Setup of run A:
Design mpadd32_shift, start of the top module:
module mpadd32_shift (CLK, RST_N, s_out, a_in, b_in, write, start, ready);
	input CLK, RST_N;
	input [255:0] a_in, b_in;
	input write, start;
	output [256:0] s_out;
	output ready;
	reg [256:0] sum;
	reg [255:0] a, b;
	reg ready;
	reg [2:0] counter;
	reg carry;
	reg [31:0] a0;
	reg [31:0] a1;
	reg [31:0] a2;
	reg [31:0] a3;
	reg [31:0] a4;
	reg [31:0] a5;
	reg [31:0] a6;
	reg [31:0] a7;
	reg [31:0] b0;
	reg [31:0] b1;
	reg [31:0] b2;
	reg [31:0] b3;
	reg [31:0] b4;
	reg [31:0] b5;
	reg [31:0] b6;
	reg [31:0] b7;
	reg [31:0] s0;
	reg [31:0] s1;
	reg [31:0] s2;
	reg [31:0] s3;
	reg [31:0] s4;
	reg [31:0] s5;
	reg [31:0] s6;
	reg [32:0] s7;
	assign s_out = {s7, s6, s5, s4, s3, s2, s1, s0};
	always @(posedge CLK) begin
		if (~RST_N) begin
			ready <= 1'b0;
			counter <= 3'b000;
		end
		else begin
			if (start) begin
				{carry, s0} <= a0 + b0;
				counter <= counter + 3'b001;
				{a0,a1,a2,a3,a4,a5,a6,a7} <= {a1,a2,a3,a4,a5,a6,a7,32'b0};
				{b0,b1,b2,b3,b4,b5,b6,b7} <= {b1,b2,b3,b4,b5,b6,b7,32'b0};
			end
			else if (counter == 3'b001) begin
				{carry, s1} <= a0 + b0 + carry;
				counter <= counter + 3'b001;
				{a0,a1,a2,a3,a4,a5,a6,a7} <= {a1,a2,a3,a4,a5,a6,a7,32'b0};
				{b0,b1,b2,b3,b4,b5,b6,b7} <= {b1,b2,b3,b4,b5,b6,b7,32'b0};
			end 
			else if (counter == 3'b010) begin
				{carry, s2} <= a0 + b0 + carry;
				counter <= counter + 3'b001;
				{a0,a1,a2,a3,a4,a5,a6,a7} <= {a1,a2,a3,a4,a5,a6,a7,32'b0};
				{b0,b1,b2,b3,b4,b5,b6,b7} <= {b1,b2,b3,b4,b5,b6,b7,32'b0};
			end 
			else if (counter == 3'b011) begin
				{carry, s3} <= a0 + b0 + carry;
				counter <= counter + 3'b001;
				{a0,a1,a2,a3,a4,a5,a6,a7} <= {a1,a2,a3,a4,a5,a6,a7,32'b0};
				{b0,b1,b2,b3,b4,b5,b6,b7} <= {b1,b2,b3,b4,b5,b6,b7,32'b0};
			end 
			else if (counter == 3'b100) begin
				{carry, s4} <= a0 + b0 + carry;
				counter <= counter + 3'b001;
				{a0,a1,a2,a3,a4,a5,a6,a7} <= {a1,a2,a3,a4,a5,a6,a7,32'b0};
				{b0,b1,b2,b3,b4,b5,b6,b7} <= {b1,b2,b3,b4,b5,b6,b7,32'b0};
			end 
  ...
export LEC_CHECK = 0
export CAP_MARGIN = 0
export CORE_MARGIN = 2
export CORE_UTILIZATION = 70
export CTS_CLUSTER_DIAMETER = 370
export CTS_CLUSTER_SIZE = 51
export MAX_ROUTING_LAYER = met4
export SETUP_SLACK_MARGIN = -0.2
export SLEW_MARGIN = 20
export TNS_END_PERCENT = 5
create_clock -name core_clock -period 3.64 [get_ports {CLK}]
run.sh (not shown) runs the stock make flow with config.mk's settings and CLKGATE_MAP_FILE=.
Run A never completed; the flow aborted with a tool error in global routing (5_1_grt).
## Diff of input files: run B against run A
Settings: removing CTS_CLUSTER_SIZE (formerly 51); removing TNS_END_PERCENT (formerly 5); changing CTS_CLUSTER_DIAMETER from 370 to 361; changing CORE_UTILIZATION from 70 to 72; setting ABC_AREA to 1 for the first time; changing CAP_MARGIN from 0 to 20; setting PLACE_DENSITY_LB_ADDON to 0.02 for the first time; removing MAX_ROUTING_LAYER (formerly met4); changing SETUP_SLACK_MARGIN from -0.2 to -0.26; changing the clock period (ns, I/O delays scaled along) from 3.64 to 2.7.
Notes after the runs:
Run B: DPL-0038 in clock tree synthesis (4_1_cts) -> run aborted. [diff] minimum setup slack after placement, run B relative to run A: regression. Summary of run B over run A: number of cells produced by synthesis up 432; placed wire-length estimate after detailed placement up 18000 um. In run B relative to run A, area of placed instances had gone up by a few percent. Post-synthesis area per instance (run B / run A): 0.894. Relative to run A, the XOR/XNOR share of the synthesized area of run B is lower by 0.91 points. Run B vs. run A: floorplan die height stayed essentially flat; overall chip area rose by 0.49%. Net count of the mapped netlist up 432 in run B wrt run A. [run B] total standard cell area after synthesis rose 0.0011 mm^2 relative to run A.
### run B -> run C
Settings: an added CTS_CLUSTER_SIZE of 31; a deleted PLACE_DENSITY_LB_ADDON that had been 0.02; a deleted ABC_AREA that had been 1; a deleted SETUP_SLACK_MARGIN that had been -0.26; a deleted CTS_CLUSTER_DIAMETER that had been 361; a change of CORE_UTILIZATION from 72 to 40; an added TNS_END_PERCENT of 70; a change of the clock period (ns, I/O delays scaled along) from 2.7 to 5.0.
[summary]
- Run C: all stages complete, timing, DRC and antenna checks passed
- Relative to run B, starting density of the core decreased by 33 points in run C.
- Against run B, run C comes in 26% lower on half-perimeter wire length after detailed placement.
- Area reported by Yosys stat, run B and run C, lower one = run C.
- Higher synthesized cell count among run B and run C: run B
- Looking at weighted congestion at the end of routability-driven global placement, run C sits about 23% below run B.
- Measured against each other, run B and run C differ in core box area, the higher figure coming from run C.
- Run C ends up with a cell area after placement that is about 5.5% lower than in run B.
diff inputs: run C => run D
Settings: TNS_END_PERCENT: 70 -> unset; CORE_UTILIZATION: 40 -> 66; CTS_CLUSTER_SIZE: 31 -> unset; the clock period (ns, I/O delays scaled along): 5.0 -> 4.53.
--- outcome ---
Run D | status: complete | timing, DRC, antenna: pass
Per the comparison of run D with run C, inserted tap cell count lower; combined area of the multi-input logic cells has increased; power has increased; final wirelength went up; number of cells after detailed placement went down.
Core footprint on run D is down relative to run C.
Any difference in area figure in the yosys stat output between run C and run D is small enough to ignore.
Against run C as the reference, run D delivers a higher logic share of the area.
Non-clock buffer count in the final layout, run D and run C, higher one = run D.
Leakage power summed over all cells delta (run C -> run D): insignificant


oak:
Starting RTL as in the previous note.
make LEC_CHECK=0 CAP_MARGIN=40 CORE_MARGIN=2 CORE_UTILIZATION=70 MAX_ROUTING_LAYER=met4 PLACE_DENSITY=0.64 SLEW_MARGIN=20 finish   # period 4.25 ns
oak did not run to completion, as it errored out during global routing.
diff inputs: oak => pine
- removing PLACE_DENSITY (formerly 0.64)
- changing CORE_UTILIZATION from 70 to 57
- changing CAP_MARGIN from 40 to 20
- removing MAX_ROUTING_LAYER (formerly met4)
- changing the clock period (ns, I/O delays scaled along) from 4.25 to 2.51
- On xor and xnor fraction of the mapped netlist area, oak tracks pine almost exactly.
- Looking at initial core utilization, pine sits below oak.
- Diff oak -> pine | number of instances in the placed design | up by a little under 10%
- The run showing the greater buffers inserted during post-CTS setup optimization is pine.
- The layout from pine, despite a flow that completed every stage, fails the layout checks, with the failing checks listed as setup timing.
- pine vs oak on global placement routability congestion: pine is the lower one.
### pine -> birch
- MAX_ROUTING_LAYER newly set to met4
- CORE_UTILIZATION changed from 57 to 70
- PLACE_DENSITY_LB_ADDON newly set to 0.25
- the clock period (ns, I/O delays scaled along) changed from 2.51 to 4.25
--- outcome ---
The flow ended early for birch: it failed with a tool error in global routing.
[compare] base=pine new=birch: instance area after placement saw a decrease; sequential fraction of the synthesis area saw little to no change.
Comparing pine and birch, the higher y dimension of the die is on pine.
Of pine and birch, birch shows the higher post-placement worst setup slack, with pine below it.
As far as chip area from the yosys synthesis statistics goes, birch and pine are indistinguishable; the numbers are identical.
Compared with pine, birch shows a higher final weighted congestion of routability-driven global placement.
In birch relative to pine, half-perimeter wire length of the detailed placement result had gone up by a little under 10%.
Site row count | birch below pine
Core area delta for birch relative to pine: 19% lower
The initial cell density of the core in birch was higher than what pine gave.
The total die area of birch is lower than that of pine.
Inputs modified between birch and maple:
- an added CTS_CLUSTER_SIZE of 66
- a deleted PLACE_DENSITY_LB_ADDON that had been 0.25
- a deleted MAX_ROUTING_LAYER that had been met4
- a change of CORE_UTILIZATION from 70 to 57
- a change of the clock period (ns, I/O delays scaled along) from 4.25 to 2.51
[summary]
- maple -> stages 100% | layout checks FAIL | setup timing
- Between maple and birch, it is maple whose post-detailed-placement cell area is higher, by 0.0022 sq mm.
- Comparing vertical extent of the die for maple and birch, the smaller number came from birch.
- Compared with birch, in maple area of the core region went up 0.011 sq mm; synthesized netlist cell count closely matched the old numbers.
- As of maple, die outline area had risen by more than 10% compared to birch.
- Synthesis area per yosys came out exactly the same in maple and birch.
- Going from birch to maple, the global placement routability congestion was found to have gone down by 7.1%.
- Number of placement rows up about 12% in maple wrt birch
- maple vs birch — setup fix buffers added after clock tree synthesis rose 13.


The RTL this note starts from:
==> flow/design.v <==
`timescale 1ns/10ps
module mpadd32_shift (CLK, RST_N, s_out, a_in, b_in, write, start, ready);
	input CLK, RST_N;
	input [255:0] a_in, b_in;
	input write, start;
	output [256:0] s_out;
	output ready;
	reg [256:0] sum;
	reg [255:0] a, b;
	reg ready;
	reg [2:0] counter;
	reg carry;
	reg [31:0] a0;
	reg [31:0] a1;
	reg [31:0] a2;
	reg [31:0] a3;
	reg [31:0] a4;
	reg [31:0] a5;
	reg [31:0] a6;
	reg [31:0] a7;
	reg [31:0] b0;
	reg [31:0] b1;
	reg [31:0] b2;
	reg [31:0] b3;
	reg [31:0] b4;
	reg [31:0] b5;
	reg [31:0] b6;
	reg [31:0] b7;
	reg [31:0] s0;
	reg [31:0] s1;
	reg [31:0] s2;
	reg [31:0] s3;
	reg [31:0] s4;
	reg [31:0] s5;
	reg [31:0] s6;
	reg [32:0] s7;
	assign s_out = {s7, s6, s5, s4, s3, s2, s1, s0};
	always @(posedge CLK) begin
		if (~RST_N) begin
			ready <= 1'b0;
			counter <= 3'b000;
		end
		else begin
			if (start) begin
				{carry, s0} <= a0 + b0;
				counter <= counter + 3'b001;
				{a0,a1,a2,a3,a4,a5,a6,a7} <= {a1,a2,a3,a4,a5,a6,a7,32'b0};
				{b0,b1,b2,b3,b4,b5,b6,b7} <= {b1,b2,b3,b4,b5,b6,b7,32'b0};
			end
			else if (counter == 3'b001) begin
				{carry, s1} <= a0 + b0 + carry;
				counter <= counter + 3'b001;
				{a0,a1,a2,a3,a4,a5,a6,a7} <= {a1,a2,a3,a4,a5,a6,a7,32'b0};
				{b0,b1,b2,b3,b4,b5,b6,b7} <= {b1,b2,b3,b4,b5,b6,b7,32'b0};
			end 
			else if (counter == 3'b010) begin
				{carry, s2} <= a0 + b0 + carry;
				counter <= counter + 3'b001;
				{a0,a1,a2,a3,a4,a5,a6,a7} <= {a1,a2,a3,a4,a5,a6,a7,32'b0};
				{b0,b1,b2,b3,b4,b5,b6,b7} <= {b1,b2,b3,b4,b5,b6,b7,32'b0};
			end 
			else if (counter == 3'b011) begin
				{carry, s3} <= a0 + b0 + carry;
				counter <= counter + 3'b001;
				{a0,a1,a2,a3,a4,a5,a6,a7} <= {a1,a2,a3,a4,a5,a6,a7,32'b0};
				{b0,b1,b2,b3,b4,b5,b6,b7} <= {b1,b2,b3,b4,b5,b6,b7,32'b0};
			end 
			else if (counter == 3'b100) begin
				{carry, s4} <= a0 + b0 + carry;
				counter <= counter + 3'b001;
				{a0,a1,a2,a3,a4,a5,a6,a7} <= {a1,a2,a3,a4,a5,a6,a7,32'b0};
				{b0,b1,b2,b3,b4,b5,b6,b7} <= {b1,b2,b3,b4,b5,b6,b7,32'b0};
			end 
			else if (counter == 3'b101) begin
				{carry, s5} <= a0 + b0 + carry;
				counter <= counter + 3'b001;
				{a0,a1,a2,a3,a4,a5,a6,a7} <= {a1,a2,a3,a4,a5,a6,a7,32'b0};
				{b0,b1,b2,b3,b4,b5,b6,b7} <= {b1,b2,b3,b4,b5,b6,b7,32'b0};
			end 
			else if (counter == 3'b110) begin
				{carry, s6} <= a0 + b0 + carry;
				counter <= counter + 3'b001;
				{a0,a1,a2,a3,a4,a5,a6,a7} <= {a1,a2,a3,a4,a5,a6,a7,32'b0};
				{b0,b1,b2,b3,b4,b5,b6,b7} <= {b1,b2,b3,b4,b5,b6,b7,32'b0};
			end 
			else if (counter == 3'b111) begin
				s7 <= a0 + b0 + carry;
				{a0,a1,a2,a3,a4,a5,a6,a7} <= {a1,a2,a3,a4,a5,a6,a7,32'b0};
				{b0,b1,b2,b3,b4,b5,b6,b7} <= {b1,b2,b3,b4,b5,b6,b7,32'b0};
				counter <= 3'b000;
				ready <= 1'b1;
			end
			else begin
				if (write) begin
					a0 <= a_in[31:0];
	 				a1 <= a_in[63:32];
					a2 <= a_in[95:64];
					a3 <= a_in[127:96];
					a4 <= a_in[159:128];
					a5 <= a_in[191:160];
					a6 <= a_in[223:192];
					a7 <= a_in[255:224];
					b0 <= b_in[31:0];
	 				b1 <= b_in[63:32];
					b2 <= b_in[95:64];
					b3 <= b_in[127:96];
					b4 <= b_in[159:128];
					b5 <= b_in[191:160];
					b6 <= b_in[223:192];
					b7 <= b_in[255:224];
					counter <= 3'b000;
					carry <= 1'b0;
				end
				ready <= 1'b0;
			end
		end
	end
endmodule
clock: 7.17 ns
lec_check: 0
cap_margin: 25
cell_pad_in_sites_detail_placement: 2
cell_pad_in_sites_global_placement: 1
core_margin: 2
core_utilization: 56
cts_cluster_size: 31
slew_margin: 20
tns_end_percent: 10
The starting point never finished: it broke off in 3_5_place_dp.
Next try:
Settings changed: CAP_MARGIN 25 to 20, CELL_PAD_IN_SITES_DETAIL_PLACEMENT 2 to not set, CELL_PAD_IN_SITES_GLOBAL_PLACEMENT 1 to not set, CORE_UTILIZATION 56 to 61, CTS_CLUSTER_SIZE 31 to 42, SETUP_SLACK_MARGIN set to -0.21, TNS_END_PERCENT 10 to not set.
Clock period 7.17 ns to 2.51 ns, I/O delays scaled along.
=> The changed run finished with negative setup slack left. Synthesized cell count stays the same. Die area came out lower by about 8%. Area after synthesis is unchanged.
Next try:
Settings changed: CTS_CLUSTER_SIZE 42 to 53, SETUP_SLACK_MARGIN -0.21 to 0.63.
What happened: This time the run did not get past 5_1_grt with ODB-0269; synthesized cell count does not change; synthesized area is unchanged; die size stays the same.
Next try:
Settings changed: CORE_UTILIZATION 61 to 65, CTS_CLUSTER_SIZE 53 to not set, MAX_ROUTING_LAYER set to met4, SETUP_SLACK_MARGIN 0.63 to not set.
Clock period 2.51 ns to 4.25 ns, I/O delays scaled along.
The new run completed, yet does not pass: negative setup slack. Die size fell by 6.0%. Synthesized cell count does not change. Synthesized area stays the same.
Next try:
Settings changed: CORE_UTILIZATION 65 to 40, MAX_ROUTING_LAYER met4 to not set.
Clock period 4.25 ns to 4.53 ns, I/O delays scaled along.
With this change the flow ran to the end with no violations.
Clock power drops by about 0.9%.
First-iteration DRC count went down by 60%.
Wire length goes down by 19%.
Global-route usage decreases by 23 points.
Total power went down by 8.0%.
Core utilization is lower by 34 points.
Setup slack is better by 0.49 ns.
Die area goes up by 61%.
Clock skew came out lower by 0.011 ns.
Final area climbs by 1.7%.
Sequential share of layout area falls by 0.90 points.
Power figures rest on the tool's default switching activity, not on a simulated workload.
